Design CONNECTED, start of the top module:
module CONNECTED
    (
    input clk, rst,
    input [31:0] mem_rdata,
    output [31:0] mem_addr, mem_wdata,
    output mem_we, mem_re
    );
Size: about 3,400 cells after synthesis, about 100 I/O pins, ~41,000 sq um of cells after synthesis.
Settings: LEC_CHECK=0, CAP_MARGIN=20, CORE_MARGIN=2, CORE_UTILIZATION=66, SETUP_SLACK_MARGIN=1.42, SLEW_MARGIN=20; clock period 5.55 ns.
run.sh (not shown) runs the stock make flow with config.mk's settings and CLKGATE_MAP_FILE=.
Rerun with:
CORE_UTILIZATION = 32   (was 66)
PLACE_DENSITY = 0.6   (was default)
SETUP_SLACK_MARGIN = default   (was 1.42)
clock period = 8.71 ns   (was 5.55 ns; I/O delays follow)
Non-clock buffer count went down by 219.
Design area falls by 2.8%.
Die area rises by 100%.
Via count came out lower by 14%.
Power is lower by 43%.
Global-route usage goes down by 28 points.
Setup slack improves by 1400 ps.
Sequential power is lower by 36%.
Rerun with:
ABC_AREA = 1   (was default)
CAP_MARGIN = 25   (was 20)
CELL_PAD_IN_SITES_GLOBAL_PLACEMENT = 3   (was default)
CORE_ASPECT_RATIO = 1.96   (was default)
CORE_MARGIN = 10   (was 2)
CORE_UTILIZATION = 38   (was 32)
GPL_ROUTABILITY_DRIVEN = 1   (was default)
GPL_TIMING_DRIVEN = 0   (was default)
HOLD_SLACK_MARGIN = 0.27   (was default)
PLACE_DENSITY = default   (was 0.6)
PLACE_DENSITY_LB_ADDON = 0.18   (was default)
SETUP_SLACK_MARGIN = 0.44   (was default)
SLEW_MARGIN = 0   (was 20)
clock period = 6.99 ns   (was 8.71 ns; I/O delays follow)
Sequential cell count is unchanged.
Die size decreases by 4.9%.
Worst hold slack hardly moves.
Synthesized area increases by about 2%.
Design area increases by about 4%.
Synthesized cell count increases by 54%.
Rerun with:
ABC_AREA = default   (was 1)
CAP_MARGIN = 20   (was 25)
CELL_PAD_IN_SITES_GLOBAL_PLACEMENT = default   (was 3)
CORE_ASPECT_RATIO = default   (was 1.96)
CORE_MARGIN = 2   (was 10)
CORE_UTILIZATION = 66   (was 38)
GPL_ROUTABILITY_DRIVEN = default   (was 1)
GPL_TIMING_DRIVEN = default   (was 0)
HOLD_SLACK_MARGIN = default   (was 0.27)
PLACE_DENSITY = 0.6   (was default)
PLACE_DENSITY_LB_ADDON = default   (was 0.18)
SETUP_SLACK_MARGIN = default   (was 0.44)
SLEW_MARGIN = 20   (was 0)
clock period = 7.18 ns   (was 6.99 ns; I/O delays follow)
Non-clock buffer count falls by 355. Combinational power decreases by 25%. Design area shrinks by 6.2%. Area after synthesis went down by 2.0%. Routed wire length came out lower by 37%. Global-route usage came out higher by 9.4 points. Worst setup slack got worse by 110 ps. Count of clock-buffer cells in the layout came out higher by 3. Total power decreases by 12%. Sequential cell count stays the same.
Rerun with:
CORE_UTILIZATION = 57   (was 66)
clock period = 4.15 ns   (was 7.18 ns; I/O delays follow)
- With this change the flow finished but fails on setup timing
- power came out higher by well over a third
- global-route usage came out lower by 6.5 points
- wire length came out higher slightly
- non-clock buffer count came out higher by 409
- flip-flop count stays the same
- die area came out higher by about a fifth
Rerun with:
CORE_UTILIZATION = 68   (was 57)
CTS_CLUSTER_DIAMETER = 29   (was default)
CTS_CLUSTER_SIZE = 21   (was default)
clock period = 5.22 ns   (was 4.15 ns; I/O delays follow)
Now the flow stopped in global routing.
Synthesized cell count stays the same.
Die size falls by about 16%.
Synthesized area does not change.

---

The RTL this note starts from:
==> flow/design.v <==
module MUX2x1(input Sel, input [31:0] A, B, output [31:0] O);
    assign O = (Sel)? B:A;
endmodule
module MUX3x1(input [1:0] Sel, input [31:0] A, B, C, output [31:0] O);
    assign O = (Sel[1])? C:(Sel[0]? B:A);
endmodule
module ALU(out_sig, zero, a, b, alu_ct);
  output reg [31:0]out_sig;
  output zero;
  input [31:0]a;
  input [31:0]b;
  input [3:0]alu_ct;
  assign zero = (out_sig==0);
  always @ ( alu_ct, a, b) begin
	case ( alu_ct)
	0: out_sig <= a & b;  
	1: out_sig <= a | b;   
	2: out_sig <= a + b;  
	6: out_sig <= a - b;  
	default: out_sig <= 0;  
	endcase
   end
endmodule
module alu_control( ALUCtl, ALUOp, FuncCode);
   input [1:0] ALUOp;
   input [3:0] FuncCode;
   output reg [3:0]ALUCtl;
   always @ (ALUOp, FuncCode) begin
   if (ALUOp==2'b00)  
     ALUCtl <= 2;  
   else if(ALUOp==2'b01) 
       ALUCtl <= 6;  
   else if (ALUOp==2'b10)
      begin
      case(FuncCode)              
	   0: ALUCtl <= 2;  
	   8: ALUCtl <= 6;  
	   7: ALUCtl <= 0;  
	   6: ALUCtl <= 1;  
	   default: ALUCtl <=15;  
       endcase
      end
   else ALUCtl <=15;
   end
endmodule
module IMM_GEN(sign_ex_imm, inst);
   input [31:0]inst;
   output reg [31:0]sign_ex_imm;
   wire [6:0]opcode;
   assign opcode = inst[6:0]; 
   always @ (inst)
   begin
   case (opcode)
	7'd03: sign_ex_imm <= { {20{inst[31]}}, inst[31:20]}; 
	7'd35: sign_ex_imm  <= { {20{inst[31]}}, inst[31:25], inst[11:7]};  
	7'd99: sign_ex_imm  <= { {19{inst[31]}}, inst[31], inst[7],
                                    inst[30:25], inst[11:8], 1'b0}; 
	default: sign_ex_imm <= 32'b0;
   endcase
   end
endmodule
module REGISTER_FILE( input [4:0] Read_Reg1,
                      input [4:0] Read_Reg2,
                      input [4:0] Write_Reg,
                      input [31:0] Write_Data,
                      input Reset,
                      input Clk,
                      input RegWrite,
                      output [31:0] Read_Data1,
                      output [31:0] Read_Data2
                     );
reg [31:0] R [15:0];
integer ind;
assign Read_Data1 = (Read_Reg1[3:0] == 4'd0) ? 32'b0 : R[Read_Reg1[3:0]];
assign Read_Data2 = (Read_Reg2[3:0] == 4'd0) ? 32'b0 : R[Read_Reg2[3:0]];
always @(posedge Clk)
begin
    if (Reset == 1)
    begin
        for (ind = 0; ind < 16; ind = ind + 1)
            if (ind != 14)
                R[ind] <= 32'b0;
            else
                R[ind] <= 32'h1000;
    end
    else if (RegWrite == 1 && Write_Reg[3:0] != 4'd0)       
        R[Write_Reg[3:0]] <= Write_Data;
end
endmodule
module CONTROL(input [6:0] Opcode, input clk, rst, 
    output reg [1:0] PCSource, ALUOp, ALUSrcB, ALUSrcA,
    output reg PCWriteCond, PCWrite, IorD, MemRead, MemWrite,
        Mem2Reg, IRWrite, RegWrite);
    integer Step;
    always@(posedge clk)
    if(rst) begin 
        {PCSource, ALUOp, ALUSrcB,PCWriteCond, PCWrite, IorD, 
            MemRead, MemWrite, Mem2Reg, IRWrite, ALUSrcA, RegWrite} <= 0;
        Step <= 1;
    end
    else begin
        if (Step == 1)
	    begin
                PCSource <= 0;
                ALUOp <= 0;
                ALUSrcA <= 0;
                ALUSrcB <= 1;
                PCWriteCond <= 0;
                PCWrite <= 1;
                IorD <= 0;
                MemRead <= 1;
                MemWrite <= 0;
                Mem2Reg <= 0;
                IRWrite <= 1;
                RegWrite <= 0;
            end
        else if (Step == 2)
	    begin
                ALUSrcA <= 2;
                ALUSrcB <= 2;
                PCWrite <= 0;
                MemRead <= 0;
                IRWrite <= 0;
            end
        else if (Step == 3)
	    casex(Opcode[6:4])
                3'b0?0: begin
                    ALUSrcA <= 1;
                    ALUSrcB <= 2;
                    ALUOp <= 0;
                end
                3'b011: begin
                    ALUSrcA <= 1;
                    ALUSrcB <= 0;
                    ALUOp <= 2;
                end
                3'b110: begin
                    PCSource <= 1;
                    PCWriteCond <= 1;
                    ALUSrcA <= 1;
                    ALUSrcB <= 0;
                    ALUOp <= 1;
                end
            endcase
        else if (Step == 4)
	    begin
            PCWriteCond <= 0;
	    casex(Opcode[6:4])
                3'b000: begin
                    MemRead <= 1;
                    IorD <= 1;
                end
                3'b010: begin
                    MemWrite <= 1;
                    IorD <= 1;
                end
                3'b011: begin
                    RegWrite <= 1;
                    Mem2Reg <= 0;
                end
            endcase
            end
        else if (Step == 5)
	    begin
            MemWrite <= 0;
            RegWrite <= 0;
	    if(Opcode[6:4] == 3'b000) begin
                RegWrite <= 1;
                Mem2Reg <= 1;
            end
            end
        if (Step == 5) Step <= 1;
        else Step <= Step + 1;
    end
endmodule
module CONNECTED
    (
    input clk, rst,
    input [31:0] mem_rdata,
    output [31:0] mem_addr, mem_wdata,
    output mem_we, mem_re
    );
    wire pc_sel, pc_write_cond, pc_write, I_or_D, mem_read, mem_write,
        mem_to_reg, IR_write, reg_write, alu_zero_out, and_or;
    wire [3:0] alu_ctl;
    wire [31:0] read_data1, read_data2, write_data, imm_out_val, alu_input_A,
        alu_input_B, alu_out_signal, read_mem_data, pc_in, mem_address;
    wire [1:0] pc_src, alu_op, alu_src_B, alu_src_A;
    reg [31:0] pc_out, pc_old, instruction, mem_data_reg, A, B, ALUOut;
    MUX2x1 mux_I_or_D(I_or_D, pc_out, ALUOut, mem_address);
    assign mem_addr = mem_address;
    assign mem_wdata = B;
    assign mem_we = mem_write;
    assign mem_re = mem_read;
    assign read_mem_data = mem_rdata;
    MUX2x1 mux_mem_to_reg(mem_to_reg, ALUOut, mem_data_reg, write_data);
    REGISTER_FILE register_file(instruction[19:15], instruction[24:20], instruction[11:7], write_data, 
        rst, clk , reg_write, read_data1, read_data2);
    IMM_GEN imm_gen(imm_out_val, instruction);
    MUX3x1 mux_alu_input_A(alu_src_A, pc_out, A, pc_old, alu_input_A);
    MUX3x1 mux_alu_input_B(alu_src_B, B, 32'h4, imm_out_val, alu_input_B);
    ALU alu(alu_out_signal, alu_zero_out,alu_input_A, alu_input_B, alu_ctl);
    MUX2x1 muxPCSource(pc_src[0], alu_out_signal, ALUOut, pc_in);
    and(and_or, alu_zero_out, pc_write_cond);
    or(pc_sel, and_or, pc_write);
    CONTROL control(instruction[6:0], clk, rst, pc_src, alu_op, alu_src_B, alu_src_A,
        pc_write_cond, pc_write, I_or_D, mem_read, mem_write,
        mem_to_reg, IR_write, reg_write);
    alu_control aluControl(alu_ctl, alu_op, {instruction[30], instruction[14:12]});
    always@(posedge clk)
    if (rst) begin
        pc_out <= 0;
        pc_old <= 0;
        instruction <= 0;
        mem_data_reg <= 0;
        A <= 0;
        B <= 0;
        ALUOut <= 0;
    end
    else begin
        if(pc_sel) pc_out <= pc_in;
        if(IR_write) begin
            instruction <= read_mem_data;
            pc_old <= pc_out;
        end
        mem_data_reg <= read_mem_data;
        A <= read_data1;
        B <= read_data2;
        ALUOut <= alu_out_signal;
    end
endmodule
==> flow/config.mk <==
export PLATFORM = sky130hd
export DESIGN_NAME = CONNECTED
export DESIGN_NICKNAME = CONNECTED
export VERILOG_FILES = /design/flow/design.v
export SDC_FILE = /design/flow/constraint.sdc
export NUM_CORES = 4
export LEC_CHECK = 0
export ABC_AREA = 1
export CAP_MARGIN = 20
export CORE_ASPECT_RATIO = 0.51
export CORE_MARGIN = 4
export CORE_UTILIZATION = 25
export GPL_ROUTABILITY_DRIVEN = 0
export GPL_TIMING_DRIVEN = 0
export MAX_ROUTING_LAYER = met4
export PLACE_DENSITY_LB_ADDON = 0.18
export SETUP_SLACK_MARGIN = -0.23
export SLEW_MARGIN = 20
==> flow/constraint.sdc <==
create_clock -name core_clock -period 4.03 [get_ports {clk}]
set_input_delay 0.8060 -clock core_clock [delete_from_list [all_inputs] [get_ports {clk}]]
set_output_delay 0.8060 -clock core_clock [all_outputs]
set_load 0.01 [all_outputs]
The baseline finished with negative setup slack left.
Next try:
- CORE_ASPECT_RATIO: 0.51 -> not set
- CORE_MARGIN: 4 -> 2
- CORE_UTILIZATION: 25 -> 40
- GPL_TIMING_DRIVEN: 0 -> not set
- MAX_ROUTING_LAYER: met4 -> not set
- PLACE_DENSITY: not set -> 0.6
- PLACE_DENSITY_LB_ADDON: 0.18 -> not set
- SETUP_SLACK_MARGIN: -0.23 -> not set
- SLEW_MARGIN: 20 -> 0
- clock period: 4.03 -> 8.0 ns (I/O delays scaled with it)
With this change the flow went through all stages and came out clean. Critical path depth goes up by 13. Power goes down by about 56%. Wire length goes down by 33%. Setup slack gains 3.4 ns. Count of clock-buffer cells in the layout goes up by 14. Sequential share of layout area goes up by 2.8 points. Final area goes down by 6.3%.
Next try:
- ABC_AREA: 1 -> not set
- CORE_UTILIZATION: 40 -> 70
- CTS_CLUSTER_SIZE: not set -> 42
- GPL_ROUTABILITY_DRIVEN: 0 -> not set
- SLEW_MARGIN: 0 -> 20
- clock period: 8.0 -> 4.6 ns (I/O delays scaled with it)
After rerunning: The changed run stopped in 5_1_grt, error GRT-0232. Die area went down by about 44%. Area after synthesis went down by about 2%. Synthesized cell count went down by 35%.
Next try:
- CTS_CLUSTER_SIZE: 42 -> 37
- clock period: 4.6 -> 5.23 ns (I/O delays scaled with it)
The changed run stopped in 5_1_grt. Synthesized cell count stays the same. Area after synthesis does not change. Die area is unchanged.
Next try:
- CORE_UTILIZATION: 70 -> 72
- CTS_CLUSTER_DIAMETER: not set -> 376
- CTS_CLUSTER_SIZE: 37 -> 99
- PLACE_DENSITY: 0.6 -> 0.38
- TNS_END_PERCENT: not set -> 10
- clock period: 5.23 -> 4.15 ns (I/O delays scaled with it)
What happened:
- The new run did not get past 5_1_grt on ODB-0269
- synthesized area stays the same
- synthesized cell count is unchanged
- die size came out lower by 2.7%
Power figures rest on the tool's default switching activity, not on a simulated workload.
